<file path="flow/design.v">
`default_nettype none
module fpu_16 (
    input logic [15:0] a,
    input logic [15:0] b_ori,
    input logic [3:0] sel,
    output logic [15:0] y
);
    logic [4:0] max_exp; 
    logic [4:0] min_exp; 
    logic a_nan, b_nan, a_inf, b_inf, a_0, b_0;
    logic [15:0] g, s;
    logic [14:0] ext_g_mantisa, ext_s_mantisa, ext_y_mantisa, ext_y_mantisa_nor;
    logic [11:0] ext_y_mantisa_round;
    logic over_underflow;
    logic [4:0] y_exp_nor;
    logic [4:0] a_exp_c, b_exp_c, y_exp_c, y_exp_c_nor, y_exp_c_round;
    logic a_exp_neg, b_exp_neg, y_exp_neg, y_exp_neg_nor, y_exp_neg_round, sticky;
    logic [21:0] temp_product, product_nor;
    logic [11:0] product_round;
    logic [9:0] y_product_mantisa;
    logic [15:0] b;
    assign b = (sel == 4'b0010)? {~b_ori[15], b_ori[14:0]} : {b_ori[15], b_ori[14:0]};
    assign max_exp = 5'b11110;
    assign min_exp = 5'b00001;
    assign a_nan = (a[14:10]==5'b11111 && a[9:0]!=10'd0);
    assign b_nan = (b[14:10]==5'b11111 && b[9:0]!=10'd0);
    assign a_inf = (a[14:10]==5'b11111 && a[9:0]==10'd0);
    assign b_inf = (b[14:10]==5'b11111 && b[9:0]==10'd0);
    assign a_0 = (a[14:10]==5'd0);
    assign b_0 = (b[14:10]==5'd0);
    always_comb begin
        g = 'd0;
        s = 'd0;
        ext_g_mantisa = 'd0;
        ext_s_mantisa = 'd0;
        ext_y_mantisa = 'd0;
        ext_y_mantisa_nor = 'd0;
        ext_y_mantisa_round = 'd0;
        over_underflow = 'd0;
        y_exp_nor = 'd0;
        a_exp_c = 'd0;
        b_exp_c = 'd0;
        y_exp_c = 'd0;
        y_exp_c_nor = 'd0;
        y_exp_c_round = 'd0;
        a_exp_neg = 'd0;
        b_exp_neg = 'd0;
        y_exp_neg = 'd0;
        y_exp_neg_nor = 'd0;
        y_exp_neg_round = 'd0;
        sticky = 'd0;
        temp_product = 'd0;
        product_nor = 'd0;
        product_round = 'd0;
        y_product_mantisa = 'd0;
        y = 'd0;
        if (a_nan || b_nan) y = 16'hFFFF;
        else if (a_inf&&b_inf&&(a[15]!=b[15])&&sel[1:0]>'d0) y = 16'hFFFF;
        else if (a_inf && sel[1:0]>'d0) y = a;
        else if (b_inf && sel[1:0]>'d0) y = b;
        else if ((a_inf || b_inf) && sel[3:2]>'d0 && a[15]==b[15]) y = 16'b0111110000000000;
        else if ((a_inf || b_inf) && sel[3:2]>'d0 && a[15]!=b[15]) y = 16'b1111110000000000;
        else if (a_0 && b_0 && sel[1:0]>'d0) y = 16'd0;
        else if (a_0 && sel[1:0]>='b01) y = b;
        else if (a_0 && sel[3:2]>'d0) y = 16'd0;
        else if (b_0 && sel[1:0]=='b01) y = a;
        else if (b_0 && sel[1:0]=='b10) y = {~a[15], a[14:0]};
        else if (b_0 && sel[3:2]>'d0) y = 16'd0;
        else if (a[15]!=b[15]&&a[14:0]==b[14:0]&& sel[1:0]>'d0) y = 'd0;
        else if (sel[1:0]>'d0) begin
            if (a[14:10]==b[14:10]) begin
                if (a[9:0] > b[9:0]) begin
                    g = a;
                    s = b;
                end
                else begin
                    g = b;
                    s = a;
                end
                ext_g_mantisa = {2'b01,g[9:0],3'b000};
                ext_s_mantisa = {2'b01,s[9:0],3'b000};
                if (g[15]!=s[15]) ext_y_mantisa = ext_g_mantisa-ext_s_mantisa;
                else ext_y_mantisa = ext_g_mantisa+ext_s_mantisa;
            end
            else begin
                if (a[14:10] > b[14:10]) begin
                    g = a;
                    s = b;
                end
                else begin
                    g = b;
                    s = a;
                end
                ext_g_mantisa = {2'b01,g[9:0],3'b000};
                ext_s_mantisa[14:1]={2'b01,s[9:0],2'b00}>>(g[14:10]-s[14:10]);
                if (g[14:10]-s[14:10] == 5'd1) ext_s_mantisa[0] = 0;
                else if (g[14:10]-s[14:10] == 'd2) ext_s_mantisa[0] = 0;
                else if (g[14:10]-s[14:10] == 'd3 && s[0]>1'd0) 
                        ext_s_mantisa[0] = 1;
                else if (g[14:10]-s[14:10] == 'd4 && s[1:0]>2'd0) 
                        ext_s_mantisa[0] = 1;
                else if (g[14:10]-s[14:10] == 'd5 && s[2:0]>3'd0) 
                        ext_s_mantisa[0] = 1;
                else if (g[14:10]-s[14:10] == 'd6 && s[3:0]>4'd0) 
                        ext_s_mantisa[0] = 1;
                else if (g[14:10]-s[14:10] == 'd7 && s[4:0]>5'd0) 
                        ext_s_mantisa[0] = 1;
                else if (g[14:10]-s[14:10] == 'd8 && s[5:0]>6'd0) 
                        ext_s_mantisa[0] = 1;
                else if (g[14:10]-s[14:10] == 'd9 && s[6:0]>7'd0) 
                        ext_s_mantisa[0] = 1;
                else if (g[14:10]-s[14:10] == 'd10 && s[7:0]>'d0) 
                        ext_s_mantisa[0] = 1;
                else if (g[14:10]-s[14:10] > 'd10) ext_s_mantisa[0] = 1;
                else ext_s_mantisa[0] = 0;
                if (g[15]!=s[15]) ext_y_mantisa = ext_g_mantisa-ext_s_mantisa;
                else ext_y_mantisa = ext_g_mantisa+ext_s_mantisa;
            end
            if (ext_y_mantisa[14]==1) begin
                if (g[14:10] < max_exp) begin
                    over_underflow = 0;
                    y_exp_nor = g[14:10]+1;
                    ext_y_mantisa_nor[14:1] = ext_y_mantisa[14:1] >> 1;
                    ext_y_mantisa_nor[0]=ext_y_mantisa[1]|ext_y_mantisa[0];
                end
                else begin
                    over_underflow = 1;
                    y[15] = g[15];
                    y[14:10] = 5'b11111;
                    y[9:0] = 10'd0;
                end
            end
            else if (ext_y_mantisa[13]==1) begin
                over_underflow = 0;
                y_exp_nor = g[14:10];
                ext_y_mantisa_nor = ext_y_mantisa;
            end
            else if (ext_y_mantisa[12]==1) begin
                if (g[14:10] > min_exp) begin
                    over_underflow = 0;
                    y_exp_nor = g[14:10]-'d1;
                    ext_y_mantisa_nor = ext_y_mantisa <<< 'd1;
                end
                else begin
                    over_underflow = 1;
                    y[15] = g[15];
                    y[14:0] = 'd0;
                end
            end
            else if (ext_y_mantisa[11]==1) begin
                if (g[14:10] > min_exp+'d1) begin
                    over_underflow = 0;
                    y_exp_nor = g[14:10]-'d2;
                    ext_y_mantisa_nor = ext_y_mantisa <<< 'd2;
                end
                else begin
                    over_underflow = 1;
                    y[15] = g[15];
                    y[14:0] = 'd0;
                end
            end
            else if (ext_y_mantisa[10]==1) begin
                if (g[14:10] > min_exp+'d2) begin
                    over_underflow = 0;
                    y_exp_nor = g[14:10]-'d3;
                    ext_y_mantisa_nor = ext_y_mantisa <<< 'd3;
                end
                else begin
                    over_underflow = 1;
                    y[15] = g[15];
                    y[14:0] = 'd0;
                end
            end
            else if (ext_y_mantisa[9]==1) begin
                if (g[14:10] > min_exp+'d3) begin
                    over_underflow = 0;
                    y_exp_nor = g[14:10]-'d4;
                    ext_y_mantisa_nor = ext_y_mantisa <<< 'd4;
                end
                else begin
                    over_underflow = 1;
                    y[15] = g[15];
                    y[14:0] = 'd0;
                end
            end
            else if (ext_y_mantisa[8]==1) begin
                if (g[14:10] > min_exp+'d4) begin
                    over_underflow = 0;
                    y_exp_nor = g[14:10]-'d5;
                    ext_y_mantisa_nor = ext_y_mantisa <<< 'd5;
                end
                else begin
                    over_underflow = 1;
                    y[15] = g[15];
                    y[14:0] = 'd0;
                end
            end
            else if (ext_y_mantisa[7]==1) begin
                if (g[14:10] > min_exp+'d5) begin
                    over_underflow = 0;
                    y_exp_nor = g[14:10]-'d6;
                    ext_y_mantisa_nor = ext_y_mantisa <<< 'd6;
                end
                else begin
                    over_underflow = 1;
                    y[15] = g[15];
                    y[14:0] = 'd0;
                end
            end
            else if (ext_y_mantisa[6]==1) begin
                if (g[14:10] > min_exp+'d6) begin
                    over_underflow = 0;
                    y_exp_nor = g[14:10]-'d7;
                    ext_y_mantisa_nor = ext_y_mantisa <<< 'd7;
                end
                else begin
                    over_underflow = 1;
                    y[15] = g[15];
                    y[14:0] = 'd0;
                end
            end
            else if (ext_y_mantisa[5]==1) begin
                if (g[14:10] > min_exp+'d7) begin
                    over_underflow = 0;
                    y_exp_nor = g[14:10]-'d8;
                    ext_y_mantisa_nor = ext_y_mantisa <<< 'd8;
                end
                else begin
                    over_underflow = 1;
                    y[15] = g[15];
                    y[14:0] = 'd0;
                end
            end
            else if (ext_y_mantisa[4]==1) begin
                if (g[14:10] > min_exp+'d8) begin
                    over_underflow = 0;
                    y_exp_nor = g[14:10]-'d9;
                    ext_y_mantisa_nor = ext_y_mantisa <<< 'd9;
                end
                else begin
                    over_underflow = 1;
                    y[15] = g[15];
                    y[14:0] = 'd0;
                end
            end
            else if (ext_y_mantisa[3]==1) begin
                if (g[14:10] > min_exp+'d9) begin
                    over_underflow = 0;
                    y_exp_nor = g[14:10]-'d10;
                    ext_y_mantisa_nor = ext_y_mantisa <<< 'd10;
                end
                else begin
                    over_underflow = 1;
                    y[15] = g[15];
                    y[14:0] = 'd0;
                end
            end
            else begin
                if (g[14:10] > min_exp+'d10) begin
                    over_underflow = 0;
                    y_exp_nor = g[14:10]-'d11;
                    ext_y_mantisa_nor = ext_y_mantisa <<< 'd11;
                end
                else begin
                    over_underflow = 1;
                    y[15] = g[15];
                    y[14:0] = 'd0;
                end
            end
            if (~over_underflow) begin
                if (ext_y_mantisa_nor[2:0] > 3'b100 || 
                    (ext_y_mantisa_nor[2:0] == 3'b100 && 
                    ext_y_mantisa_nor[3] == 1'b1)) begin
                    ext_y_mantisa_round = ext_y_mantisa_nor[14:3]+'d1;
                    if (ext_y_mantisa_round[11]==1) begin
                        if (y_exp_nor < max_exp) begin
                            y[15] = g[15];
                            y[14:10] = y_exp_nor+'d1;
                            y[9:0] = ext_y_mantisa_round[10:1];  
                        end
                        else begin
                            y[15] = g[15];
                            y[14:10] = 5'b11111;
                            y[9:0] = 10'd0;
                        end
                    end
                    else begin
                        y[15] = g[15];
                        y[14:10] = y_exp_nor;
                        y[9:0] = ext_y_mantisa_round[9:0];
                    end
                end
                else begin
                    ext_y_mantisa_round = ext_y_mantisa_nor[14:3];
                    y[15] = g[15];
                    y[14:10] = y_exp_nor;
                    y[9:0] = ext_y_mantisa_round[9:0];
                end
            end
        end
        else begin
            y[15] = (a[15]==b[15]) ? 0 : 1;
            if (a[14:10] < 5'd15 && b[14:10] < 5'd15) begin
                a_exp_neg = 1;
                b_exp_neg = 1;
                a_exp_c = 5'd15-a[14:10];
                b_exp_c = 5'd15-b[14:10];
            end
            else if (a[14:10] < 5'd15 && b[14:10] >= 5'd15) begin
                a_exp_neg = 1;
                b_exp_neg = 0;
                a_exp_c = 5'd15-a[14:10];
                b_exp_c = b[14:10]-5'd15;
            end
            else if (a[14:10] >= 5'd15 && b[14:10] < 5'd15) begin
                a_exp_neg = 0;
                b_exp_neg = 1;
                a_exp_c = a[14:10]-5'd15;
                b_exp_c = 5'd15-b[14:10];
            end
            else begin
                a_exp_neg = 0;
                b_exp_neg = 0;
                a_exp_c = a[14:10]-5'd15;
                b_exp_c = b[14:10]-5'd15;
            end
            if (a_exp_neg && b_exp_neg) begin
                y_exp_neg = 1;
                y_exp_c = a_exp_c+b_exp_c;
            end
            else if (a_exp_neg && ~b_exp_neg && b_exp_c >= a_exp_c) begin
                y_exp_neg = 0;
                y_exp_c = b_exp_c-a_exp_c;
            end
            else if (a_exp_neg && ~b_exp_neg && b_exp_c < a_exp_c) begin
                y_exp_neg = 1;
                y_exp_c = a_exp_c-b_exp_c;
            end
            else if (~a_exp_neg && b_exp_neg && a_exp_c >= b_exp_c) begin
                y_exp_neg = 0;
                y_exp_c = a_exp_c-b_exp_c;
            end
            else if (~a_exp_neg && b_exp_neg && a_exp_c < b_exp_c) begin
                y_exp_neg = 1;
                y_exp_c = b_exp_c-a_exp_c;
            end
            if (~a_exp_neg && ~b_exp_neg) begin
                y_exp_neg = 0;
                y_exp_c = a_exp_c+b_exp_c;
            end
            temp_product = {1'b1,a[9:0]}*{1'b1,b[9:0]};
            if (temp_product[21]==1'b1) begin
                product_nor = temp_product >> 1;
                if (y_exp_neg) y_exp_c_nor = y_exp_c-5'd1;
                else y_exp_c_nor = y_exp_c+5'd1;
                if (y_exp_c_nor == 5'd0) y_exp_neg_nor = 0;
                else y_exp_neg_nor = y_exp_neg;
            end
            else begin
                product_nor = temp_product;
                y_exp_c_nor = y_exp_c;
                y_exp_neg_nor = y_exp_neg;
            end
            sticky = (temp_product[7:0]>=8'd1) ? 1 : 0;
            if ({product_nor[9:8],sticky} > 3'b100 ||
                ({product_nor[9:8],sticky}==3'b100 &&
                 product_nor[12] == 1)) begin
                product_round = product_nor[21:10]+1;
                if (product_round[11]==1) begin
                    y_product_mantisa = product_round[10:1];
                    if (y_exp_neg_nor) y_exp_c_round = y_exp_c_nor-5'd1;
                    else y_exp_c_nor = y_exp_c-5'd1;
                    if (y_exp_c_round == 5'd0) y_exp_neg_round = 0;
                    else y_exp_neg_round = y_exp_neg_nor;
                end
                else begin
                    y_product_mantisa = product_round[9:0];
                    y_exp_c_round = y_exp_c_nor;
                    y_exp_neg_round = y_exp_neg_nor;
                end
            end
            else begin
                product_round = product_nor[21:10];
                y_product_mantisa = product_round[9:0];
                y_exp_c_round = y_exp_c_nor;
                y_exp_neg_round = y_exp_neg_nor;
            end
            if (y_exp_neg_round && y_exp_c_round > 5'd14) begin
                y[14:0] = 15'd0;
            end
            else if (y_exp_neg_round && y_exp_c_round <= 5'd14) begin
                y[14:10] = 5'd15 - y_exp_c_round;
                y[9:0] = y_product_mantisa;
            end
            else if (~y_exp_neg_round && y_exp_c_round > (max_exp-5'd15))begin
                y[14:10] = 5'b11111;
                y[9:0] = 10'd0;
            end
            else begin
                y[14:10] = y_exp_c_round+5'd15;
                y[9:0] = y_product_mantisa;
            end
        end
    end
endmodule : fpu_16
module input_16(
    input logic clock, reset,
    input logic [9:0] data_in,
    output logic [15:0] num1, num2,
    output logic [3:0] op,
    output logic start
);
    logic count;
    always_ff @(posedge clock or posedge reset) begin
        if (reset) begin
            num1 <= 'd0;
            num2 <= 'd0;
            op <= 'd0;
            start <= 0;
            count <= 'd0;
        end
        else if (data_in[1:0] == 2'b01) begin
            if (count == 0) begin
                num1[7:0] <= data_in[9:2];
                count <= 1;
            end
            else begin
                num1[15:8] <= data_in[9:2];
                count <= 0;
            end
        end
        else if (data_in[1:0] == 2'b10) begin
            if (count == 0) begin
                num2[7:0] <= data_in[9:2];
                count <= 1;
            end
            else begin
                num2[15:8] <= data_in[9:2];
                count <= 0;
            end
        end
        else if (data_in[1:0] == 2'b11) begin
            op <= data_in[5:2];
            start <= 'd1;
        end
        else if (start)
            start <= 0;
    end
endmodule: input_16
module output_16(
    input logic clock, reset,
    input logic [15:0] ans,
    input logic done_calc,
    output logic [9:0] data_out
);
    logic count;
    always_ff @(posedge clock or posedge reset) begin
        if (reset) begin
            data_out <= 'd0;
            count <= 0;
        end
        else if (done_calc) begin
            data_out[9:2] <= ans[15:8];
            data_out[1:0] <= 2'b11;
            count <= 1;
        end
        else if (count) begin
            data_out[9:2] <= ans[7:0];
            data_out[1:0] <= 2'b11;
            count <= 0;
        end
        else
            data_out <= 'd0;
    end
endmodule: output_16
module top(
    input logic clock, reset,
    input logic [9:0] inp,
    output logic [9:0] out
);
    logic [15:0] a, b, y;
    logic [3:0] sel;
    logic signal;
    input_16 in1(.clock, .reset, .data_in(inp), .num1(a), .num2(b), .op(sel), .start(signal));
    fpu_16 calc(.a, .b_ori(b), .sel, .y);
    output_16 out1(.clock, .reset, .ans(y), .done_calc(signal), .data_out(out));
endmodule
</file>
<file path="flow/run.sh">
#!/bin/bash
# the make line also repeats each setting of config.mk as NAME=value (left out here)
make -C /OpenROAD-flow-scripts/flow DESIGN_CONFIG=/design/flow/config.mk WORK_HOME=/design/flow/orfs CLKGATE_MAP_FILE= finish
</file>
<file path="flow/config.mk">
export PLATFORM = sky130hd
export DESIGN_NAME = top
export DESIGN_NICKNAME = top
export VERILOG_FILES = /design/flow/design.v
export SDC_FILE = /design/flow/constraint.sdc
export NUM_CORES = 4
export LEC_CHECK = 0
export CAP_MARGIN = 20
export CORE_MARGIN = 2
export CORE_UTILIZATION = 66
export HOLD_SLACK_MARGIN = -0.07
export SLEW_MARGIN = 20
</file>
<file path="flow/constraint.sdc">
create_clock -name core_clock -period 7.57 [get_ports {clock}]
set_input_delay 1.5140 -clock core_clock [delete_from_list [all_inputs] [get_ports {clock}]]
set_output_delay 1.5140 -clock core_clock [all_outputs]
set_load 0.01 [all_outputs]
</file>
==> qor.txt, run 1 <==
H-tree levels - 2
FILL cells - 1457
Antenna violations before repair - 2
Total number of vias - 21400
Slew @ Worst Pin - 1.05 ns
Most frequent cells after synthesis - 235 x nand2_1, 226 x nor2_1, 175 x inv_1
Synth area leader - ha_1
Max Transition Viols Final - 0
Final Wtd Congestion - 1.21
Area Growth Syn to Fin - 25.8%
Worst setup margin - -0.346 ns
Final setup vio count - 8
Unrepaired setup endpoints after global routing - yes
Crit start category - register
XOR Share, Synth - 0.0364
Crit path from - in1.num1[5]
Chip area - 0.0263 mm²
Cell with the most instances after synthesis - nand2_1
TNS Setup - -1.97 ns
Sequential cell area - 0.00122 mm²
Final min period - 7.92 ns
GRT busiest layer - met2
Routed wire length - 72.9 mm
Fmax - 0.126 GHz
Reg clk slew, reported paths - 0.08 ns
Pin count of the biggest net entering global routing - 49
Nets at Floorplan - 2558
Clock Skew - 0.00960 ns
Worst-path fanout max - 6
Grt met1 use - 0.605
Fraction of registers with async set/reset - 1.00
Syn avg cell area - 7.16 µm²
Hold Path Stages - 1
Grt total ovfl - 0
Antenna-violating nets left - 0
Post-Syn Area - 0.0165 mm²
R2R Path End - out1.data_out[7]
Per-cell routed wire length - 25.4 µm
Synth area leaders - ha_1 12%, fa_1 10%, dfrtp_1 7.3%, nand2_1 5.3%, nor2_1 5.1%
Vias per cell - 7.44
Synth Seq Share - 0.0728
Utilization after layout - 0.849
Rel. slew slack - 0.287
Synthesis area per yosys - 0.0165 mm²
SO Viols - setup timing
CP peak stage delay - 0.61 ns
Hold EP - in1.op[2]
Port Buffers - 21
Final cell count without fillers - 2873
Sinks on Clock Net - 48
DIE WIDTH - 162 µm
Worst r2r path cells - 29
CTS tree - built
Logic area - 0.0153 mm²
Iteration tally of the first detailed-router pass - 17
Main synth FF type - dfrtp_1
Worst path required time - 7.79 ns
And+or+nand+nor area frac - 0.264
Dpl cells - 2798
IO Count - 22
Synthesis Warnings - 3
Post-DP HPWL - 50.2 mm
Max-area cell share - 0.119
Yosys cell count - 2303
Final Hold Slack - 0.560 ns
DRC Markers - 0
Worst path top cell family by delay - adder cells
Final Hold Viols - 0
Rows - 57
Post-synth regs - 48
Routing usage on met2 - 0.774
CP max stage cell - fa_1
Clock latency on the worst-skew pair - 0.31 ns
Cell variety after synth - 106
Adder Share, Synth - 0.223
Initial DRC count - 4329
Compound Share, Synth - 0.287
Crit path to - out1.data_out[7]
Hold_sp - in1.op[2]
Worst Path Arrival - 8.13 ns
Grt met3 use - 0.151
Outcome - finished with violations
WP depth - 29
NumNets Final - 2800
Post-synth EDFFs - 0
Vias in the first global route - 19200
Mux frac, synth - 0.0409
GRT Total Usage - 0.493
R2R Path Start - in1.num1[5]
Hold Buf Count CTS - 0
Fp util - 0.674
Crit. End Element - register
Synth Instances - 2303
# Max-Cap Violations - 0
Die Y - 162 µm
Clk root buf - clkbuf_16
WS Path Type - reg2reg
Crit share post-route - 1.05
CTS buffer count - 5
Worst Path Buf+Inv - 5
Most Frequent Cell on Critical Path - fa_1
Max clock buf depth - 2
First-pass GRT wire length - 103 mm
Hold Path Class - reg2reg
OpenROAD warning count - 83
R2r setup slk - -0.35 ns
Core area - 0.0245 mm²
Dominant kind of combinational cell - AND-OR/OR-AND gates
-- through the flow --
stage	setup slack, ns	cell area (µm²)
detailed placement	-0.215	18900
finish	-0.346	20800
global placement	-0.00897	18900
floorplan	-0.0117	16900
global route	-0.484	20700
CTS	0.00132	19300
-- routing by layer --
layer | share of wire | up-vias | wire length [µm]
li1 | - | 8846 | -
met1 | 0.34 | 9674 | 24400
met2 | 0.42 | 2128 | 30600
met3 | 0.14 | 721 | 10500
met4 | 0.10 | 0 | 7380
met5 | 0 | - | 0
-- layout make-up --
type | count | area share
antenna | 3 | 0.000362
clock buffer | 7 | 0.00687
clock inverter | 1 | 0.000362
inverter | 183 | 0.0339
multi-input combinational | 1939 | 0.738
sequential | 48 | 0.0586
tap | 324 | 0.0195
timing repair buffer | 368 | 0.143
-- what timing repair did --
action	in CTS	in global routing
endpoints found under the setup margin	8	8
pin swaps	8	86
gates resized	39	239
setup buffers	5	57
gates cloned	1	2
==> run 2, diff against run 1 <==
CORE_UTILIZATION = 72   (was 66)
CTS_CLUSTER_DIAMETER = 58   (was unset)
CTS_CLUSTER_SIZE = 50   (was unset)
HOLD_SLACK_MARGIN = unset   (was -0.07)
PLACE_DENSITY = 0.35   (was unset)
clock period = 7.62 ns   (was 7.57 ns; I/O delays follow)
==> run 2 against run 1 <==
  * The flow now stops in global routing (5_1_grt)
  * Die size is 8.1% lower
  * Area after synthesis unchanged
  * Synthesized cell count did not move
==> qor.txt, run 2 <==
Post-DP HPWL - 50.9 mm (+1.5%)
DIE WIDTH - 155 µm (-4.2%)
Most frequent cells after synthesis - 235 x nand2_1, 226 x nor2_1, 175 x inv_1
Synth area leader - ha_1
Synthesis Warnings - 3 (unchanged)
Cell variety after synth - 106 (unchanged)
Dominant kind of combinational cell - AND-OR/OR-AND gates
Grt total ovfl - 14
CTS buffer count - 5 (unchanged)
Final Wtd Congestion - 1.21 (-0.19%)
Synthesis area per yosys - 0.0165 mm² (unchanged)
Failed at - global routing (5_1_grt)
And+or+nand+nor area frac - 0.264 (unchanged)
Synth Seq Share - 0.0728 (unchanged)
Yosys cell count - 2303 (unchanged)
Sinks on Clock Net - 48 (unchanged)
Max clock buf depth - 2 (unchanged)
H-tree levels - 2 (unchanged)
Rows - 55 (-3.5%)
Main synth FF type - dfrtp_1
GRT Total Usage - 0.731
Clk root buf - clkbuf_16
Fp util - 0.731 (+0.0565)
Outcome - did not finish
Stop err - [ERROR GRT-0232] Routing congestion too high. Check the congestion heatmap in the GUI.
Cell with the most instances after synthesis - nand2_1
Post-Syn Area - 0.0165 mm² (unchanged)
IO Count - 22 (unchanged)
Dpl cells - 2736 (-2.2%)
Fraction of registers with async set/reset - 1.00 (unchanged)
XOR Share, Synth - 0.0364 (unchanged)
Nets at Floorplan - 2558 (unchanged)
Synth area leaders - ha_1 12%, fa_1 10%, dfrtp_1 7.3%, nand2_1 5.3%, nor2_1 5.1%
Port Buffers - 21 (unchanged)
Core area - 0.0226 mm² (-7.7%)
Adder Share, Synth - 0.223 (unchanged)
Post-synth regs - 48 (unchanged)
Die Y - 155 µm (-4.2%)
Post-synth EDFFs - 0 (unchanged)
Compound Share, Synth - 0.287 (unchanged)
Max-area cell share - 0.119 (unchanged)
Mux frac, synth - 0.0409 (unchanged)
Chip area - 0.0241 mm² (-8.1%)
Synth Instances - 2303 (unchanged)
Post-Place Worst Slack - -0.249 ns (-0.0340 ns)
Syn avg cell area - 7.16 µm² (unchanged)
-- run 2: routing by layer --
layer  overflow  GRT usage
met3          0      0.539
met5          0      0.211
met4          6      0.717
met1          1      0.742
met2          7      0.924
-- run 2: stage by stage --
stage	instance area (µm²)	TNS, ns
after CTS	19100	-0.0104
after detailed placement	18700	-1.25
after global placement	18700	-0.595
after floorplan	16800	0
-- run 2: repair_timing --
action | in CTS
pin swaps | 2
resized | 32
hold buffers | 0
endpoints found under the setup margin | 8
setup buffers | 6
gates cloned | 0
==> run 3, diff against run 2 <==
CORE_UTILIZATION = 65   (was 72)
CTS_CLUSTER_DIAMETER = unset   (was 58)
CTS_CLUSTER_SIZE = unset   (was 50)
HOLD_SLACK_MARGIN = 0.3   (was unset)
PLACE_DENSITY = unset   (was 0.35)
SETUP_SLACK_MARGIN = -0.39   (was unset)
clock period = 5.59 ns   (was 7.62 ns; I/O delays follow)
==> run 3 against run 2 <==
  * Area after synthesis is the same
  * Die size grew 10%
  * The run again fails in global routing (5_1_grt)
  * Synthesized cell count stayed put
==> qor.txt, run 3 <==
Outcome - did not finish
Failed at - global routing (5_1_grt)
Stop err - [ERROR GRT-0116] Global routing finished with congestion. Check the congestion regions in the DRC Viewer.
Port Buffers - 21 (unchanged)
H-tree levels - 2 (unchanged)
Synth area leader - ha_1
Fp util - 0.659 (-0.0720)
Synthesis Warnings - 3 (unchanged)
Dpl cells - 3180 (+16%)
Cell variety after synth - 106 (unchanged)
Post-synth regs - 48 (unchanged)
CTS buffer count - 5 (unchanged)
Most frequent cells after synthesis - 235 x nand2_1, 226 x nor2_1, 175 x inv_1
Clk root buf - clkbuf_16
Grt total ovfl - 2
Syn avg cell area - 7.16 µm² (unchanged)
Die Y - 163 µm (+5.1%)
Cell with the most instances after synthesis - nand2_1
Fraction of registers with async set/reset - 1.00 (unchanged)
Max-area cell share - 0.119 (unchanged)
Mux frac, synth - 0.0409 (unchanged)
DIE WIDTH - 163 µm (+5.1%)
Synthesis area per yosys - 0.0165 mm² (unchanged)
Synth Seq Share - 0.0728 (unchanged)
Nets at Floorplan - 2558 (unchanged)
And+or+nand+nor area frac - 0.264 (unchanged)
Adder Share, Synth - 0.223 (unchanged)
Synth Instances - 2303 (unchanged)
Compound Share, Synth - 0.287 (unchanged)
IO Count - 22 (unchanged)
Synth area leaders - ha_1 12%, fa_1 10%, dfrtp_1 7.3%, nand2_1 5.3%, nor2_1 5.1%
Yosys cell count - 2303 (unchanged)
Post-synth EDFFs - 0 (unchanged)
Hold Buf Count CTS - 0 (unchanged)
Dominant kind of combinational cell - AND-OR/OR-AND gates
Rows - 58 (+5.5%)
Chip area - 0.0267 mm² (+10%)
XOR Share, Synth - 0.0364 (unchanged)
Post-Syn Area - 0.0165 mm² (unchanged)
GRT Total Usage - 0.695
Post-DP HPWL - 58.4 mm (+15%)
Main synth FF type - dfrtp_1
Max clock buf depth - 2 (unchanged)
Core area - 0.0250 mm² (+11%)
Placed inst area - 0.0219 mm² (+17%)
Sinks on Clock Net - 48 (unchanged)
Final Wtd Congestion - 1.18 (-1.8%)
## run 3: layer usage
| layer | GRT overflow | global-route usage |
|---|---|---|
| met1 | 0 | 0.721 |
| met2 | 2 | 0.921 |
| met3 | 0 | 0.444 |
| met4 | 0 | 0.695 |
| met5 | 0 | 0.0455 |
## run 3: through the flow
stage | setup slack, ns | setup TNS (ns)
global placement | -1.93 | -14.77
CTS | -1.79 | -13.94
floorplan | -1.99 | -14.97
detailed placement | -2.26 | -17.23
## run 3: what timing repair did
action,4_1_cts
gates cloned,0
gates resized,127
pin swaps,57
endpoints found under the hold margin,0
endpoints found under the setup margin,8
buffers inserted,39
==> run 4, diff against run 3 <==
CORE_UTILIZATION = 72   (was 65)
HOLD_SLACK_MARGIN = -0.08   (was 0.3)
PLACE_DENSITY = 0.68   (was unset)
SETUP_SLACK_MARGIN = -0.44   (was -0.39)
clock period = 7.88 ns   (was 5.59 ns; I/O delays follow)
==> run 4 against run 3 <==
  * The layout now fails its checks (setup timing)
  * Synthesized cell count stayed put
  * Area after synthesis stayed put
  * Die size is 9.5% lower
==> qor.txt, run 4 <==
Area Growth Syn to Fin - 16.0%
GRT Total Usage - 0.544
Total number of vias - 20800
R2R Path Start - in1.num1[5]
Fmax - 0.121 GHz
Core area - 0.0226 mm² (-9.8%)
Mux frac, synth - 0.0409 (unchanged)
Final min period - 8.24 ns
GRT busiest layer - met2
FILL cells - 1439
Crit path from - in1.num1[5]
Compound Share, Synth - 0.287 (unchanged)
Crit share post-route - 1.05
Vias per cell - 7.54
Cell with the most instances after synthesis - nand2_1
Clock latency on the worst-skew pair - 0.30 ns
Post-DP HPWL - 50.6 mm (-13%)
Synth area leaders - ha_1 12%, fa_1 10%, dfrtp_1 7.3%, nand2_1 5.3%, nor2_1 5.1%
Adder Share, Synth - 0.223 (unchanged)
Sequential cell area - 0.00121 mm²
Antenna violations before repair - 0
First-pass GRT wire length - 104 mm
Hold_sp - in1.op[3]
Grt met1 use - 0.638
Worst-path fanout max - 7
Worst path top cell family by delay - adder cells
Synth Instances - 2303 (unchanged)
Syn avg cell area - 7.16 µm² (unchanged)
XOR Share, Synth - 0.0364 (unchanged)
CP peak stage delay - 0.57 ns
WS Path Type - reg2reg
Fraction of registers with async set/reset - 1.00 (unchanged)
Vias in the first global route - 19800
H-tree levels - 2 (unchanged)
Grt total ovfl - 0
R2R Path End - out1.data_out[5]
Design Area, Final - 0.0191 mm²
OpenROAD warning count - 82
Sinks on Clock Net - 48 (unchanged)
Fp util - 0.731 (+0.0720)
Max-area cell share - 0.119 (unchanged)
Final Hold Slack - 0.558 ns
Worst r2r path cells - 31
Final Wtd Congestion - 1.13 (-4.6%)
Initial DRC count - 4289
DIE WIDTH - 155 µm (-4.9%)
Synthesis Warnings - 3 (unchanged)
Post-Syn Area - 0.0165 mm² (unchanged)
Routing usage on met2 - 0.816
Max Transition Viols Final - 0
Placed inst area - 0.0186 mm² (-15%)
Antenna-violating nets left - 0
Pin count of the biggest net entering global routing - 49
Synth Seq Share - 0.0728 (unchanged)
Final setup vio count - 8
CTS buffer count - 5 (unchanged)
And+or+nand+nor area frac - 0.264 (unchanged)
Worst Path Arrival - 8.44 ns
Die Y - 155 µm (-4.9%)
Crit path to - out1.data_out[5]
Clock Skew - 0.0118 ns
Slew @ Worst Pin - 1.12 ns
Utilization after layout - 0.848
Post-Place Worst Slack - -0.610 ns (+1.65 ns)
R2r setup slk - -0.36 ns
Reg clk slew, reported paths - 0.08 ns
Port Buffers - 21 (unchanged)
Per-cell routed wire length - 24.8 µm
DRC Markers - 0
Unrepaired setup endpoints after global routing - yes
Final cell count without fillers - 2764
Worst path required time - 8.08 ns
TNS Setup - -2.08 ns
Iteration tally of the first detailed-router pass - 28
Nets at Floorplan - 2558 (unchanged)
Hold Path Stages - 1
Synth area leader - ha_1
Outcome - finished with violations
SO Viols - setup timing
WP depth - 31
Rel. slew slack - 0.252
Grt met3 use - 0.201
Worst Path Buf+Inv - 6
Post-synth regs - 48 (unchanged)
Diodes inserted - 0
Most frequent cells after synthesis - 235 x nand2_1, 226 x nor2_1, 175 x inv_1
Dpl cells - 2752 (-13%)
Main synth FF type - dfrtp_1
Logic area - 0.0144 mm²
Routed wire length - 68.5 mm
Hold Path Class - reg2reg
Clk root buf - clkbuf_16
Chip area - 0.0241 mm² (-9.5%)
Yosys cell count - 2303 (unchanged)
Max clock buf depth - 2 (unchanged)
NumNets Final - 2733
Rows - 55 (-5.2%)
Post-synth EDFFs - 0 (unchanged)
# Max-Cap Violations - 0
CTS tree - built
Hold EP - in1.op[3]
Synthesis area per yosys - 0.0165 mm² (unchanged)
Crit. End Element - register
Dominant kind of combinational cell - AND-OR/OR-AND gates
Cell variety after synth - 106 (unchanged)
Worst setup margin - -0.363 ns
CP max stage cell - fa_1
Final Hold Viols - 0
Crit start category - register
IO Count - 22 (unchanged)
## run 4: metal layers
layer | part of all wire | vias to the layer above
li1 | - | 8705
met1 | 0.33 | 9262
met2 | 0.41 | 2079
met3 | 0.15 | 779
met4 | 0.11 | 2
met5 | 0.00054 | -
## run 4: what timing repair did
item | in CTS | in global routing
gates resized | 4 | 63
endpoints found under the setup margin | 6 | 8
hold buffers | 0 | 0
pin swaps | 1 | 10
setup buffers | 0 | 5
## run 4: area by class of cell
type,count,share of cell area
timing repair buffer,302,0.122
inverter,183,0.0361
tap,285,0.0186
sequential,48,0.0630
multi-input combinational,1938,0.751
clock inverter,3,0.00222
clock buffer,5,0.00654
==> run 5, diff against run 4 <==
ABC_AREA = 0   (was unset)
CAP_MARGIN = 15   (was 20)
CELL_PAD_IN_SITES_DETAIL_PLACEMENT = 1   (was unset)
CELL_PAD_IN_SITES_GLOBAL_PLACEMENT = 1   (was unset)
CORE_MARGIN = 4   (was 2)
CORE_UTILIZATION = 28   (was 72)
CTS_CLUSTER_DIAMETER = 359   (was unset)
GPL_ROUTABILITY_DRIVEN = 1   (was unset)
GPL_TIMING_DRIVEN = 0   (was unset)
HOLD_SLACK_MARGIN = unset   (was -0.08)
MAX_ROUTING_LAYER = met5   (was unset)
MIN_ROUTING_LAYER = met1   (was unset)
PLACE_DENSITY = 0.6   (was 0.68)
SETUP_SLACK_MARGIN = -0.01   (was -0.44)
SLEW_MARGIN = 10   (was 20)
TNS_END_PERCENT = 25   (was unset)
clock period = 5.99 ns   (was 7.88 ns; I/O delays follow)
==> run 5 against run 4 <==
  * The layout still fails its checks (setup timing)
  * Sequential share of layout area down 0.55 points
  * Area after synthesis unchanged
  * Count of clock-buffer cells in the layout did not move
  * First-iteration DRC count is 60% lower
  * Clock skew decreased by 0.0018 ns
  * Fmax shrank 0.94%
==> qor.txt, run 5 <==
Outcome - finished with violations
SO Viols - setup timing
Hold_sp - in1.op[2]
Synth area leaders - ha_1 12%, fa_1 10%, dfrtp_1 7.3%, nand2_1 5.3%, nor2_1 5.1%
Crit start category - register
WS Path Type - reg2reg
Cell with the most instances after synthesis - nand2_1
Grt total ovfl - 0 (unchanged)
Final min period - 8.32 ns (+0.0786 ns)
Syn avg cell area - 7.16 µm² (unchanged)
Fraction of registers with async set/reset - 1.00 (unchanged)
Pin count of the biggest net entering global routing - 29 (-41%)
Synthesis Warnings - 3 (unchanged)
R2R Path Start - in1.num2[14]
Worst-path fanout max - 10 (+3)
Fmax - 0.120 GHz (-0.94%)
DRC Markers - 0 (unchanged)
Final Wtd Congestion - 0.959 (-15%)
Final setup vio count - 8 (unchanged)
Routed wire length - 84.7 mm (+24%)
Synth Instances - 2303 (unchanged)
Clock Skew - 0.00996 ns (-0.00182 ns)
Hold EP - in1.op[2]
Clock latency on the worst-skew pair - 0.30 ns (about the same)
R2r setup slk - -2.33 ns (-1.97 ns)
CP peak stage delay - 0.39 ns (-0.18 ns)
H-tree levels - 2 (unchanged)
Max Transition Viols Final - 0 (unchanged)
GRT Total Usage - 0.254 (-0.290)
Die Y - 251 µm (+61%)
Worst Path Arrival - 8.51 ns (+0.07 ns)
Post-DP HPWL - 64.3 mm (+27%)
Rows - 88 (+60%)
Synth area leader - ha_1
Core area - 0.0580 mm² (+160%)
CTS buffer count - 5 (unchanged)
DIE WIDTH - 251 µm (+61%)
Final Hold Viols - 0 (unchanged)
Port Buffers - 21 (unchanged)
Hold Path Class - reg2reg
Iteration tally of the first detailed-router pass - 5 (-82%)
R2R Path End - out1.data_out[9]
OpenROAD warning count - 82 (unchanged)
Crit path from - in1.num2[14]
Design Area, Final - 0.0213 mm² (+11%)
Worst path top cell family by delay - simple AND/OR/NAND/NOR gates
Post-Syn Area - 0.0165 mm² (unchanged)
Reg clk slew, reported paths - 0.07 ns (about the same)
Sinks on Clock Net - 48 (unchanged)
Post-synth EDFFs - 0 (unchanged)
Max-area cell share - 0.119 (unchanged)
Mux frac, synth - 0.0409 (unchanged)
Vias per cell - 5.98 (-21%)
Worst r2r path cells - 43 (+39%)
CP max stage cell - or3_4
Worst path required time - 6.18 ns (-1.90 ns)
Crit. End Element - register
Max clock buf depth - 2 (unchanged)
# Max-Cap Violations - 0 (unchanged)
Vias in the first global route - 20100 (+1.8%)
Nets at Floorplan - 2558 (unchanged)
IO Count - 22 (unchanged)
NumNets Final - 2750 (+0.62%)
Compound Share, Synth - 0.287 (unchanged)
Utilization after layout - 0.367 (-0.481)
Per-cell routed wire length - 26.0 µm (+4.7%)
Rel. slew slack - 0.265 (+0.0134)
Slew @ Worst Pin - 1.10 ns (-0.0201 ns)
Yosys cell count - 2303 (unchanged)
Post-Place Worst Slack - -4.38 ns (-3.77 ns)
Adder Share, Synth - 0.223 (unchanged)
Total number of vias - 19500 (-6.4%)
Hold Path Stages - 1 (unchanged)
Most Frequent Cell on Critical Path - ha_4
Antenna violations before repair - 0 (unchanged)
Chip area - 0.0629 mm² (+160%)
Worst Path Buf+Inv - 12 (+6)
Initial DRC count - 1726 (-60%)
Post-synth regs - 48 (unchanged)
Most frequent cells after synthesis - 235 x nand2_1, 226 x nor2_1, 175 x inv_1
Cell variety after synth - 106 (unchanged)
XOR Share, Synth - 0.0364 (unchanged)
Antenna-violating nets left - 0 (unchanged)
Main synth FF type - dfrtp_1
Final Hold Slack - 0.549 ns (-0.00861 ns)
Area Growth Syn to Fin - 29.1%
Hold Buf Count CTS - 0 (unchanged)
Unrepaired setup endpoints after global routing - yes
Crit path to - out1.data_out[9]
Crit share post-route - 1.39 (+0.343)
Synthesis area per yosys - 0.0165 mm² (unchanged)
Clk root buf - clkbuf_16
Worst setup margin - -2.33 ns (-1.97 ns)
Dominant kind of combinational cell - AND-OR/OR-AND gates
Synth Seq Share - 0.0728 (unchanged)
First-pass GRT wire length - 126 mm (+21%)
WP depth - 43 (+39%)
CTS tree - built
And+or+nand+nor area frac - 0.264 (unchanged)
Placed inst area - 0.0181 mm² (-3.0%)
Fp util - 0.284 (-0.447)
run 5: routing by layer:
metal,share of wire,GRT usage,routed length [µm]
met5,0,0,0
met4,0.035,0.0705,2920
met3,0.059,0.0201,5000
met2,0.47,0.427,39500
met1,0.44,0.351,37300
run 5: timing repair:
action,in CTS,in global routing
endpoints found under the setup margin,8,8
gates cloned,3,0
pin swaps,103,49
gates resized,342,79
buffers inserted,127,41
run 5: cell type report:
type,instances,area [µm²]
diodes,2,5.00
plain buffers,123,947
clock buffers,5,125
clock inverters,3,46.3
fillers,6978,36700
inverters,183,743
multi-input cells,1938,15600
flip-flops and latches,48,1230
well taps,765,957
repair buffers,196,1620
run 5: through the flow:
stage / TNS, ns / instances
3_3_place_gp: -34.17 / 3089
5_1_grt: -19.96 / 3261
3_5_place_dp: -34.01 / 3093
4_1_cts: -16.77 / 3225
2_1_floorplan: -11.93 / 2303
6_report: -17.61 / 3263
==> run 6, diff against run 5 <==
ABC_AREA = 1   (was 0)
CORE_UTILIZATION = 66   (was 28)
SETUP_SLACK_MARGIN = 0.44   (was -0.01)
==> run 6 against run 5 <==
  * The run now fails in global placement without I/O (3_1_place_gp_skip_io)
  * Die size is 58% lower
  * Area after synthesis fell by 5.2%
  * Synthesized cell count increased by 13%
==> qor.txt, run 6 <==
Synthesis Warnings - 3 (unchanged)
Dominant kind of combinational cell - simple AND/OR/NAND/NOR gates
Mux frac, synth - 0.000640 (-0.0402)
And+or+nand+nor area frac - 0.353 (+0.0891)
Syn avg cell area - 6.02 µm² (-16%)
Failed at - global placement without I/O (3_1_place_gp_skip_io)
Cell with the most instances after synthesis - nand2_1
Post-Syn Area - 0.0156 mm² (-5.2%)
Most frequent cells after synthesis - 790 x nand2_1, 407 x inv_1, 183 x o21ai_0
DIE WIDTH - 162 µm (-35%)
Synth Instances - 2600 (+13%)
Core area - 0.0234 mm² (-60%)
Post-synth regs - 48 (unchanged)
Outcome - did not finish
Cell variety after synth - 70 (-34%)
Synth Seq Share - 0.0768 (+0.00398)
Fp util - 0.668 (+0.384)
Synth area leaders - nand2_1 19%, ha_1 13%, fa_1 11%, inv_1 9.8%, dfrtp_1 7.7%
XOR Share, Synth - 0.0352 (-0.00121)
Max-area cell share - 0.190 (+0.0705)
Synthesis area per yosys - 0.0156 mm² (-5.2%)
Rows - 56 (-36%)
Chip area - 0.0262 mm² (-58%)
Nets at Floorplan - 2855 (+12%)
Post-synth EDFFs - 0 (unchanged)
Fraction of registers with async set/reset - 1.00 (unchanged)
Yosys cell count - 2600 (+13%)
Main synth FF type - dfrtp_1
Stop err - [ERROR GPL-0301] Utilization 108.986 % exceeds 100%.
Adder Share, Synth - 0.236 (+0.0122)
Compound Share, Synth - 0.169 (-0.118)
Die Y - 162 µm (-35%)
Synth area leader - nand2_1
==> run 7, diff against run 6 <==
ABC_AREA = unset   (was 1)
CAP_MARGIN = 20   (was 15)
CELL_PAD_IN_SITES_DETAIL_PLACEMENT = unset   (was 1)
CELL_PAD_IN_SITES_GLOBAL_PLACEMENT = unset   (was 1)
CORE_MARGIN = 2   (was 4)
CORE_UTILIZATION = 58   (was 66)
CTS_CLUSTER_DIAMETER = unset   (was 359)
GPL_ROUTABILITY_DRIVEN = unset   (was 1)
GPL_TIMING_DRIVEN = unset   (was 0)
MAX_ROUTING_LAYER = unset   (was met5)
MIN_ROUTING_LAYER = unset   (was met1)
PLACE_DENSITY = unset   (was 0.6)
SETUP_SLACK_MARGIN = 1.54   (was 0.44)
SLEW_MARGIN = 20   (was 10)
TNS_END_PERCENT = unset   (was 25)
clock period = 5.66 ns   (was 5.99 ns; I/O delays follow)
==> run 7 against run 6 <==
  * The layout now fails its checks (setup timing)
  * Synthesized cell count is 11% lower
  * Area after synthesis is 5.5% higher
  * Die size is 14% higher
==> qor.txt, run 7 <==
Antenna-violating nets left - 0
Final setup vio count - 8
Outcome - finished with violations
Worst path required time - 5.83 ns
Clock Skew - 0.0144 ns
R2r setup slk - -2.12 ns
Dominant kind of combinational cell - AND-OR/OR-AND gates
Hold Path Class - reg2reg
Rows - 61 (+8.9%)
Final Hold Viols - 0
Worst setup margin - -2.12 ns
# Max-Cap Violations - 0
Cell variety after synth - 106 (+51%)
CTS tree - built
OpenROAD warning count - 84
Fmax - 0.129 GHz
IO Count - 22
Sinks on Clock Net - 48
Vias per cell - 6.86
Max Transition Viols Final - 0
CTS buffer count - 5
Post-Syn Area - 0.0165 mm² (+5.5%)
Die Y - 173 µm (+6.6%)
Final min period - 7.78 ns
Reg clk slew, reported paths - 0.07 ns
SO Viols - setup timing
Antenna violations before repair - 3
Wl on met1 - 26.5 mm
Synth area leaders - ha_1 12%, fa_1 10%, dfrtp_1 7.3%, nand2_1 5.3%, nor2_1 5.1%
WP depth - 40
Per-cell routed wire length - 23.8 µm
Post-Place Worst Slack - -2.22 ns
Crit start category - register
Final Wtd Congestion - 1.10
Grt total ovfl - 0
Worst path top cell family by delay - AND-OR/OR-AND gates
Crit share post-route - 1.37
Synthesis Warnings - 3 (unchanged)
Vias in the first global route - 22500
Routed wire length - 78.9 mm
Slew @ Worst Pin - 0.999 ns
Synth Seq Share - 0.0728 (-0.00398)
Clock latency on the worst-skew pair - 0.31 ns
Area Growth Syn to Fin - 43.3%
Chip area - 0.0298 mm² (+14%)
Nets at Floorplan - 2558 (-10%)
R2R Path Start - in1.num2[14]
Synth Instances - 2303 (-11%)
Hold EP - in1.num2[15]
Post-synth EDFFs - 0 (unchanged)
Met3 WL - 9.93 mm
Max clock buf depth - 2
DR top layer - met5
Met2 wire length - 34.7 mm
Syn avg cell area - 7.16 µm² (+19%)
Hold_sp - in1.num2[15]
Pin count of the biggest net entering global routing - 49
Port Buffers - 21
Most frequent cells after synthesis - 235 x nand2_1, 226 x nor2_1, 175 x inv_1
Core area - 0.0279 mm² (+19%)
And+or+nand+nor area frac - 0.264 (-0.0891)
XOR Share, Synth - 0.0364 (+0.00121)
CP max stage cell - or4_1
DIE WIDTH - 173 µm (+6.6%)
Iteration tally of the first detailed-router pass - 9
Adder Share, Synth - 0.223 (-0.0122)
Crit path to - out1.data_out[5]
Rel. slew slack - 0.325
Post-synth regs - 48 (unchanged)
Total number of vias - 22800
Max-area cell share - 0.119 (-0.0705)
Fp util - 0.592 (-0.0762)
DRC Markers - 0
CP peak stage delay - 0.52 ns
Crit path from - in1.num2[14]
First-pass GRT wire length - 121 mm
Yosys cell count - 2303 (-11%)
Main synth FF type - dfrtp_1
Final cell count without fillers - 3316
Hold Path Stages - 1
Cell with the most instances after synthesis - nand2_1
R2R Path End - out1.data_out[5]
Post-DP HPWL - 57.9 mm
Most Frequent Cell on Critical Path - buf_4
WS Path Type - reg2reg
Unrepaired setup endpoints after global routing - yes
Worst r2r path cells - 40
Crit. End Element - register
H-tree levels - 2
Synth area leader - ha_1
Fraction of registers with async set/reset - 1.00 (unchanged)
Worst Path Buf+Inv - 9
Compound Share, Synth - 0.287 (+0.118)
Utilization after layout - 0.849
Worst Path Arrival - 7.95 ns
GRT Total Usage - 0.504
Mux frac, synth - 0.0409 (+0.0402)
Clk root buf - clkbuf_16
Synthesis area per yosys - 0.0165 mm² (+5.5%)
Initial DRC count - 3499
Dpl cells - 3237
Worst-path fanout max - 11
NumNets Final - 3190
## run 7: repair_timing
action,CTS,global route
gates cloned,4,0
endpoints found under the setup margin,8,8
pin swaps,54,45
hold buffers,0,0
setup buffers,52,13
gates resized,145,73
endpoints found under the hold margin,0,0
## run 7: routing by layer
metal  up-vias  global-route usage
met5         -                   0
met4         4               0.373
met3       709               0.131
met2      1972               0.817
met1     10400               0.575
li1       9625                   -
## run 7: layout make-up
cell class	count	area, µm²
Antenna cell	2	5.00
Timing Repair Buffer	759	5940
Sequential cell	48	1220
Multi-Input combinational cell	1938	15200
Clock inverter	2	13.8
Fill cell	1682	4210
Clock buffer	6	139
Tap cell	378	473
Inverter	183	703
## run 7: stage by stage
step | setup TNS [ns] | hold WS [ns] | area [µm²]
after floorplan | -14.41 | 0.469 | 17000
after global placement | -15.39 | 0.526 | 22000
after detailed placement | -16.99 | 0.544 | 22000
after CTS | -13.80 | 0.559 | 23300
after global routing | -19.21 | 0.586 | 23600
final | -16.61 | 0.572 | 23600
==> run 8, diff against run 7 <==
CAP_MARGIN = 5   (was 20)
CORE_MARGIN = 5   (was 2)
CORE_UTILIZATION = 69   (was 58)
HOLD_SLACK_MARGIN = 0.07   (was unset)
MAX_ROUTING_LAYER = met4   (was unset)
PLACE_DENSITY_LB_ADDON = 0.01   (was unset)
SETUP_SLACK_MARGIN = 1.9   (was 1.54)
SLEW_MARGIN = 5   (was 20)
clock period = 7.49 ns   (was 5.66 ns; I/O delays follow)
==> run 8 against run 7 <==
  * Synthesized cell count unchanged
  * The flow now stops in global routing (5_1_grt)
  * Die size decreased by 9.1%
  * Area after synthesis unchanged
==> qor.txt, run 8 <==
Max clock buf depth - 2 (unchanged)
Port Buffers - 21 (unchanged)
Most frequent cells after synthesis - 235 x nand2_1, 226 x nor2_1, 175 x inv_1
Cell with the most instances after synthesis - nand2_1
Dominant kind of combinational cell - AND-OR/OR-AND gates
Synth area leader - ha_1
Stop err - [ERROR GRT-0232] Routing congestion too high. Check the congestion heatmap in the GUI.
Chip area - 0.0271 mm² (-9.1%)
Synthesis Warnings - 3 (unchanged)
Final Wtd Congestion - 1.19 (+8.3%)
Clk root buf - clkbuf_16
Die Y - 165 µm (-4.6%)
Placed inst area - 0.0194 mm² (-12%)
Core area - 0.0235 mm² (-15%)
Rows - 56 (-8.2%)
Mux frac, synth - 0.0409 (unchanged)
Post-Syn Area - 0.0165 mm² (unchanged)
Post-synth regs - 48 (unchanged)
Nets at Floorplan - 2558 (unchanged)
GRT Total Usage - 0.645
Grt total ovfl - 3
Post-DP HPWL - 51.0 mm (-12%)
XOR Share, Synth - 0.0364 (unchanged)
Fp util - 0.701 (+0.109)
And+or+nand+nor area frac - 0.264 (unchanged)
Synthesis area per yosys - 0.0165 mm² (unchanged)
Sinks on Clock Net - 48 (unchanged)
Fraction of registers with async set/reset - 1.00 (unchanged)
Post-synth EDFFs - 0 (unchanged)
Adder Share, Synth - 0.223 (unchanged)
Main synth FF type - dfrtp_1
CTS buffer count - 5 (unchanged)
Dpl cells - 2848 (-12%)
Synth area leaders - ha_1 12%, fa_1 10%, dfrtp_1 7.3%, nand2_1 5.3%, nor2_1 5.1%
Synth Instances - 2303 (unchanged)
H-tree levels - 2 (unchanged)
Compound Share, Synth - 0.287 (unchanged)
Outcome - did not finish
Syn avg cell area - 7.16 µm² (unchanged)
Cell variety after synth - 106 (unchanged)
Yosys cell count - 2303 (unchanged)
DIE WIDTH - 165 µm (-4.6%)
Max-area cell share - 0.119 (unchanged)
Synth Seq Share - 0.0728 (unchanged)
Failed at - global routing (5_1_grt)
Post-Place Worst Slack - -0.420 ns (+1.80 ns)
IO Count - 22 (unchanged)
## run 8: layer usage
layer / global-route usage / GRT overflow
met5: - / -
met4: 0.585 / 1
met3: 0.386 / 0
met2: 0.846 / 2
met1: 0.662 / 0
## run 8: what timing repair did
action | CTS
setup endpoints to repair | 8
buffers inserted | 29
hold buffers | 0
resized | 124
gates cloned | 1
pin swaps | 40
==> run 9, diff against run 8 <==
CORE_MARGIN = 2   (was 5)
HOLD_SLACK_MARGIN = 0.26   (was 0.07)
PLACE_DENSITY_LB_ADDON = unset   (was 0.01)
SETUP_SLACK_MARGIN = unset   (was 1.9)
SLEW_MARGIN = 20   (was 5)
clock period = 8.0 ns   (was 7.49 ns; I/O delays follow)
==> run 9 against run 8 <==
  * The layout now fails its checks (setup timing)
  * Area after synthesis unchanged
  * Synthesized cell count unchanged
  * Die size fell by 7.2%
==> qor.txt, run 9 <==
Crit start category - register
Hold Path Stages - 1
Core area - 0.0235 mm² (-0.30%)
H-tree levels - 2 (unchanged)
NumNets Final - 2677
Post-synth EDFFs - 0 (unchanged)
Pin count of the biggest net entering global routing - 49
Hold EP - in1.count
Reg clk slew, reported paths - 0.07 ns
Cell variety after synth - 106 (unchanged)
Final Wtd Congestion - 1.12 (-5.5%)
Most Frequent Cell on Critical Path - buf_4
Mux frac, synth - 0.0409 (unchanged)
Post-Syn Area - 0.0165 mm² (unchanged)
DIE WIDTH - 159 µm (-3.6%)
Main synth FF type - dfrtp_1
Worst-path fanout max - 7
R2R Path Start - in1.num2[14]
IO Count - 22 (unchanged)
Post-DP HPWL - 48.4 mm (-5.1%)
R2R Path End - out1.data_out[8]
Crit share post-route - 1.04
Unrepaired setup endpoints after global routing - yes
Worst Path Arrival - 8.50 ns
Worst path required time - 8.17 ns
First-pass GRT wire length - 101 mm
Fmax - 0.120 GHz
Rows - 56 (unchanged)
Antenna violations before repair - 5
Total number of vias - 20200
Synth Seq Share - 0.0728 (unchanged)
Max Transition Viols Final - 0
Final Hold Viols - 0
Synth area leaders - ha_1 12%, fa_1 10%, dfrtp_1 7.3%, nand2_1 5.3%, nor2_1 5.1%
Fraction of registers with async set/reset - 1.00 (unchanged)
Vias in the first global route - 18500
Antenna-violating nets left - 0
Rel. slew slack - 0.276
Dominant kind of combinational cell - AND-OR/OR-AND gates
Synthesis Warnings - 3 (unchanged)
Synthesis area per yosys - 0.0165 mm² (unchanged)
Most frequent cells after synthesis - 235 x nand2_1, 226 x nor2_1, 175 x inv_1
Crit path from - in1.num2[14]
Max-area cell share - 0.119 (unchanged)
Compound Share, Synth - 0.287 (unchanged)
CTS buffer count - 5 (unchanged)
Chip area - 0.0252 mm² (-7.2%)
Final Hold Slack - 0.555 ns
Die Y - 159 µm (-3.6%)
GRT Total Usage - 0.534
Synth area leader - ha_1
WS Path Type - reg2reg
Post-synth regs - 48 (unchanged)
Cell with the most instances after synthesis - nand2_1
XOR Share, Synth - 0.0364 (unchanged)
Worst Path Buf+Inv - 7
Clock latency on the worst-skew pair - 0.30 ns
Iteration tally of the first detailed-router pass - 10
# Max-Cap Violations - 0
Outcome - finished with violations
OpenROAD warning count - 84
Crit. End Element - register
DRC Markers - 0
Crit path to - out1.data_out[8]
Post-Place Worst Slack - -0.499 ns (-0.0798 ns)
R2r setup slk - -0.33 ns
Clock Skew - 0.00657 ns
CTS tree - built
Fp util - 0.703 (+0.00209)
Nets at Floorplan - 2558 (unchanged)
WP depth - 38
Grt total ovfl - 0
Routed wire length - 66.2 mm
Hold Path Class - reg2reg
Worst path top cell family by delay - AND-OR/OR-AND gates
Syn avg cell area - 7.16 µm² (unchanged)
Hold_sp - in1.count
Per-cell routed wire length - 24.1 µm
CP max stage cell - a2111oi_1
Clk root buf - clkbuf_16
SO Viols - setup timing
Port Buffers - 21 (unchanged)
Initial DRC count - 4071
Max clock buf depth - 2 (unchanged)
Sinks on Clock Net - 48 (unchanged)
CP peak stage delay - 0.53 ns
Yosys cell count - 2303 (unchanged)
Adder Share, Synth - 0.223 (unchanged)
Final min period - 8.33 ns
Utilization after layout - 0.820
Slew @ Worst Pin - 1.09 ns
Worst setup margin - -0.328 ns
Vias per cell - 7.36
Worst r2r path cells - 38
Final setup vio count - 8
Hold Buf Count CTS - 0 (unchanged)
Synth Instances - 2303 (unchanged)
Area Growth Syn to Fin - 16.6%
And+or+nand+nor area frac - 0.264 (unchanged)
run 9: cell type report:
| type | instances | area, µm² |
|---|---|---|
| Clock buffer | 5 | 125 |
| Inverter | 183 | 697 |
| Timing Repair Buffer | 246 | 1970 |
| Multi-Input combinational cell | 1938 | 14800 |
| Clock inverter | 3 | 46.3 |
| Antenna cell | 6 | 15.0 |
| Fill cell | 1594 | 4230 |
| Tap cell | 319 | 399 |
| Sequential cell | 48 | 1210 |
run 9: layer usage:
metal / global-route usage / vias up / routed length (µm)
li1: - / 8607 / -
met4: 0.323 / 0 / 5600
met2: 0.762 / 1800 / 27700
met1: 0.617 / 9228 / 23100
met3: 0.233 / 584 / 9790
met5: - / - / 0
run 9: through the flow:
stage / TNS (ns) / area [µm²] / cells
after CTS: -0.00869 / 18300 / 2713
final: -1.10 / 19200 / 2748
after global routing: -3.27 / 19200 / 2747
after detailed placement: -1.73 / 18100 / 2705
after global placement: -0.777 / 18100 / 2705
after floorplan: -0.0242 / 16600 / 2303
run 9: timing repair:
| item | 4_1_cts | 5_1_grt |
|---|---|---|
| cloned | 0 | 2 |
| gates resized | 11 | 143 |
| setup buffers | 0 | 27 |
| endpoints found under the setup margin | 8 | 8 |
| pin swaps | 0 | 63 |
==> run 10, diff against run 9 <==
CAP_MARGIN = 20   (was 5)
CORE_UTILIZATION = 72   (was 69)
HOLD_SLACK_MARGIN = -0.09   (was 0.26)
MAX_ROUTING_LAYER = unset   (was met4)
PLACE_DENSITY = 0.35   (was unset)
clock period = 7.57 ns   (was 8.0 ns; I/O delays follow)
==> run 10 against run 9 <==
  * The flow now stops in global routing (5_1_grt)
  * Synthesized cell count is the same
  * Die size shrank 4.1%
  * Area after synthesis is the same
==> qor.txt, run 10 <==
Outcome - did not finish
Failed at - global routing (5_1_grt)
Stop err - [ERROR GRT-0232] Routing congestion too high. Check the congestion heatmap in the GUI.
Max clock buf depth - 2 (unchanged)
DIE WIDTH - 155 µm (-2.1%)
Chip area - 0.0241 mm² (-4.1%)
XOR Share, Synth - 0.0364 (unchanged)
Post-DP HPWL - 50.3 mm (+3.9%)
Adder Share, Synth - 0.223 (unchanged)
Main synth FF type - dfrtp_1
IO Count - 22 (unchanged)
Synth Instances - 2303 (unchanged)
Grt total ovfl - 11
Cell with the most instances after synthesis - nand2_1
Nets at Floorplan - 2558 (unchanged)
Yosys cell count - 2303 (unchanged)
Max-area cell share - 0.119 (unchanged)
Die Y - 155 µm (-2.1%)
H-tree levels - 2 (unchanged)
Final Wtd Congestion - 1.15 (+2.7%)
Synthesis Warnings - 3 (unchanged)
Core area - 0.0226 mm² (-3.8%)
Hold Buf Count CTS - 0 (unchanged)
Synth area leaders - ha_1 12%, fa_1 10%, dfrtp_1 7.3%, nand2_1 5.3%, nor2_1 5.1%
Mux frac, synth - 0.0409 (unchanged)
Synth area leader - ha_1
Fraction of registers with async set/reset - 1.00 (unchanged)
Synthesis area per yosys - 0.0165 mm² (unchanged)
Rows - 55 (-1.8%)
And+or+nand+nor area frac - 0.264 (unchanged)
Synth Seq Share - 0.0728 (unchanged)
Cell variety after synth - 106 (unchanged)
Port Buffers - 21 (unchanged)
Post-synth EDFFs - 0 (unchanged)
Compound Share, Synth - 0.287 (unchanged)
GRT Total Usage - 0.691
Clk root buf - clkbuf_16
CTS buffer count - 5 (unchanged)
Dominant kind of combinational cell - AND-OR/OR-AND gates
Fp util - 0.731 (+0.0281)
Post-Syn Area - 0.0165 mm² (unchanged)
Dpl cells - 2730 (+0.92%)
Post-synth regs - 48 (unchanged)
Most frequent cells after synthesis - 235 x nand2_1, 226 x nor2_1, 175 x inv_1
Placed inst area - 0.0187 mm² (+3.1%)
Syn avg cell area - 7.16 µm² (unchanged)
Sinks on Clock Net - 48 (unchanged)
-- run 10: timing repair --
| item | 4_1_cts |
|---|---|
| buffers inserted | 12 |
| endpoints found under the setup margin | 8 |
| gates resized | 51 |
| pin swaps | 13 |
| gates cloned | 1 |
-- run 10: per-stage QoR --
step	hold WS [ns]	setup WS (ns)
floorplan	0.469	-0.0117
global placement	0.520	-0.177
detailed placement	0.548	-0.431
CTS	0.571	-0.0194
-- run 10: per-layer routing --
metal / track usage / overflow
met1: 0.711 / 0
met2: 0.913 / 5
met3: 0.467 / 0
met4: 0.654 / 6
met5: 0.116 / 0
